Setup of run 1:
Design JAM, start of the top module:
module JAM (
input CLK,
input RST,
output reg [2:0] W,
output reg [2:0] J,
input [6:0] Cost,
output reg [3:0] MatchCount,
output reg [9:0] MinCost,
output reg Valid );
Size: ~1200 cells after synthesis, ~78 flip-flops, ~30 I/O pins, ~9200 um2 of cells after synthesis.
Settings: LEC_CHECK=0, ABC_AREA=0, CAP_MARGIN=20, CELL_PAD_IN_SITES_DETAIL_PLACEMENT=2, CORE_ASPECT_RATIO=0.81, CORE_MARGIN=9, CORE_UTILIZATION=17, CTS_CLUSTER_DIAMETER=95, PLACE_DENSITY_LB_ADDON=0.25, SETUP_SLACK_MARGIN=0.32, SLEW_MARGIN=5, TNS_END_PERCENT=80; clock period 12.4 ns.
run.sh (not shown) runs the stock make flow with config.mk's settings and CLKGATE_MAP_FILE=.
| run 1 | all stages done | FAIL | setup timing |
What run 2 does differently from run 1 at the input level:
diff --git a/flow/config.mk b/flow/config.mk
--- a/flow/config.mk
+++ b/flow/config.mk
@@ -7,3 +7,3 @@
 export LEC_CHECK = 0
-export ABC_AREA = 0
+export ABC_AREA = 1
 export CAP_MARGIN = 20
@@ -12,5 +12,6 @@
 export CORE_MARGIN = 9
-export CORE_UTILIZATION = 17
-export CTS_CLUSTER_DIAMETER = 95
-export PLACE_DENSITY_LB_ADDON = 0.25
+export CORE_UTILIZATION = 25
+export CTS_CLUSTER_DIAMETER = 249
+export CTS_CLUSTER_SIZE = 96
+export PLACE_DENSITY_LB_ADDON = 0.05
 export SETUP_SLACK_MARGIN = 0.32
[summary]
Run 2 completed; timing, DRC and antenna clean. Measured against run 2, the count of mapped cells out of synthesis of run 1 comes out at 0.842 times the reference value. Against run 1, worst-case reg-to-reg path depth in run 2 fell by a little under 10%. Diff run 2 and run 1: design area higher in run 1. Diff run 1 -> run 2 | average instance area after synthesis | decrease of 1.4 um2. Diff run 1 -> run 2: data arrival time at the worst-slack endpoint went down 2.19 ns, met1 track demand over resource climbed 11 points, signed area change from the synthesized netlist to the final layout went down by 33 points, post-placement cell count lost about 8%, count of nets after finishing neither gained nor lost much.
Input changes introduced in run 3 (baseline for comparison: run 2):
==> flow/config.mk <==
export PLATFORM = sky130hd
export DESIGN_NAME = JAM
export DESIGN_NICKNAME = JAM
export VERILOG_FILES = /design/flow/design.v
export SDC_FILE = /design/flow/constraint.sdc
export NUM_CORES = 4
export LEC_CHECK = 0
export CAP_MARGIN = 20
export CORE_MARGIN = 2
export CORE_UTILIZATION = 66
export SLEW_MARGIN = 20
==> flow/constraint.sdc <==
create_clock -name core_clock -period 12.8 [get_ports {CLK}]
set_input_delay 2.5600 -clock core_clock [delete_from_list [all_inputs] [get_ports {CLK}]]
set_output_delay 2.5600 -clock core_clock [all_outputs]
set_load 0.01 [all_outputs]
Notes after the runs:
- Run 3 vs run 2 — area share of and/or/nand/nor cells after synthesis dropped 10 points.
- When run 3 is set beside run 2, its synthesized cell count turns out to be 217 smaller.
- Between run 2 and run 3, the post-synthesis adder-cell area fraction is lower for run 3.
- Higher area share of and-or/or-and cells after synthesis among run 2 and run 3: run 3
- Compared with run 2, run 3 shows a post-synthesis instance area that is 2.4% higher.
- | post-synthesis share of cell area spent on xor and xnor gates | lower: run 2 |
- Run 2 has higher post-placement worst setup slack than run 3.
- Run 2 -> run 3: total cell area at the placement stage increased by more than 10%
- Run 3 did not finish; the tool stopped in global routing with error GRT-0232.
- Taking run 2 over run 3, the total die area ratio works out to 2.9.
- Taking run 3 as 1.0, run 2 lands at 0.823 on post-synthesis average cell area.
The inputs of run 4 differ from those of run 3 as listed below.
diff --git a/flow/config.mk b/flow/config.mk
--- a/flow/config.mk
+++ b/flow/config.mk
@@ -9,3 +9,3 @@
 export CORE_MARGIN = 2
-export CORE_UTILIZATION = 66
+export CORE_UTILIZATION = 70
 export SLEW_MARGIN = 20
==> flow/constraint.sdc <==
create_clock -name core_clock -period 6.24 [get_ports {CLK}]
set_input_delay 1.2480 -clock core_clock [delete_from_list [all_inputs] [get_ports {CLK}]]
set_output_delay 1.2480 -clock core_clock [all_outputs]
set_load 0.01 [all_outputs]
Tool error DPL-0038 stopped run 4 during clock tree synthesis; no final results. Synthesized cell count of run 3 is on par with run 4. Between run 4 and run 3, it is run 4 whose number of placement rows is lower, by about 4.7%. Number of cells in the yosys synthesis report: run 3 vs run 4 identical. Of the two candidates, run 3 has the worse core area and run 4 the better one. Run 3 and run 4 ended up with nearly the same adder and majority cell fraction of the synthesized area. Die size: run 4 is under run 3. Compared with run 3, run 4 shows a lower horizontal die dimension. Re total I/O pin count: no difference whatsoever between run 4 and run 3.

* * *

JAM again, from the RTL that the note above started with.
clock: 8.14 ns
lec_check: 0
abc_area: 1
cap_margin: 20
core_margin: 2
core_utilization: 72
cts_cluster_diameter: 148
cts_cluster_size: 99
setup_slack_margin: 1.98
slew_margin: 20
tns_end_percent: 5
The first run did not get past global routing (GRT-0116).
Then changed:
CTS_CLUSTER_DIAMETER = unset   (was 148)
CTS_CLUSTER_SIZE = 10   (was 99)
SETUP_SLACK_MARGIN = unset   (was 1.98)
TNS_END_PERCENT = unset   (was 5)
clock period = 15.0 ns   (was 8.14 ns; I/O delays follow)
Outcome:
- With this change the flow produced a clean layout
- synthesized cell count does not change
- die size does not change
- synthesized area does not change
Then changed:
ABC_AREA = unset   (was 1)
CTS_CLUSTER_SIZE = unset   (was 10)
PLACE_DENSITY_LB_ADDON = 0.0   (was unset)
SETUP_SLACK_MARGIN = 1.82   (was unset)
clock period = 6.24 ns   (was 15.0 ns; I/O delays follow)
Result: This time the run did not get past clock tree synthesis on DPL-0038. Die area grows by a few percent. Area after synthesis climbs by a few percent. Synthesized cell count went down by about a fifth.
Then changed:
CORE_UTILIZATION = 61   (was 72)
PLACE_DENSITY_LB_ADDON = unset   (was 0.0)
SETUP_SLACK_MARGIN = unset   (was 1.82)
clock period = 8.65 ns   (was 6.24 ns; I/O delays follow)
This time the run aborted during global routing.
Area after synthesis stays the same.
Synthesized cell count does not change.
Die size rises by 17%.
Then changed:
ABC_AREA = 1   (was unset)
CORE_UTILIZATION = 72   (was 61)
CTS_CLUSTER_DIAMETER = 396   (was unset)
clock period = 7.78 ns   (was 8.65 ns; I/O delays follow)
Outcome: The new run never finished: it broke off in clock tree synthesis; synthesized cell count came out higher by about 19%; area after synthesis drops by about 2.3%; die area shrinks by 17%.
Then changed:
ABC_AREA = unset   (was 1)
CORE_UTILIZATION = 40   (was 72)
CTS_CLUSTER_DIAMETER = unset   (was 396)
clock period = 16.0 ns   (was 7.78 ns; I/O delays follow)
Outcome: With this change the flow finished with timing, DRC and antenna clean. Area after synthesis went up by a few percent. Die size went up by well over a third. Synthesized cell count went down by about a fifth.
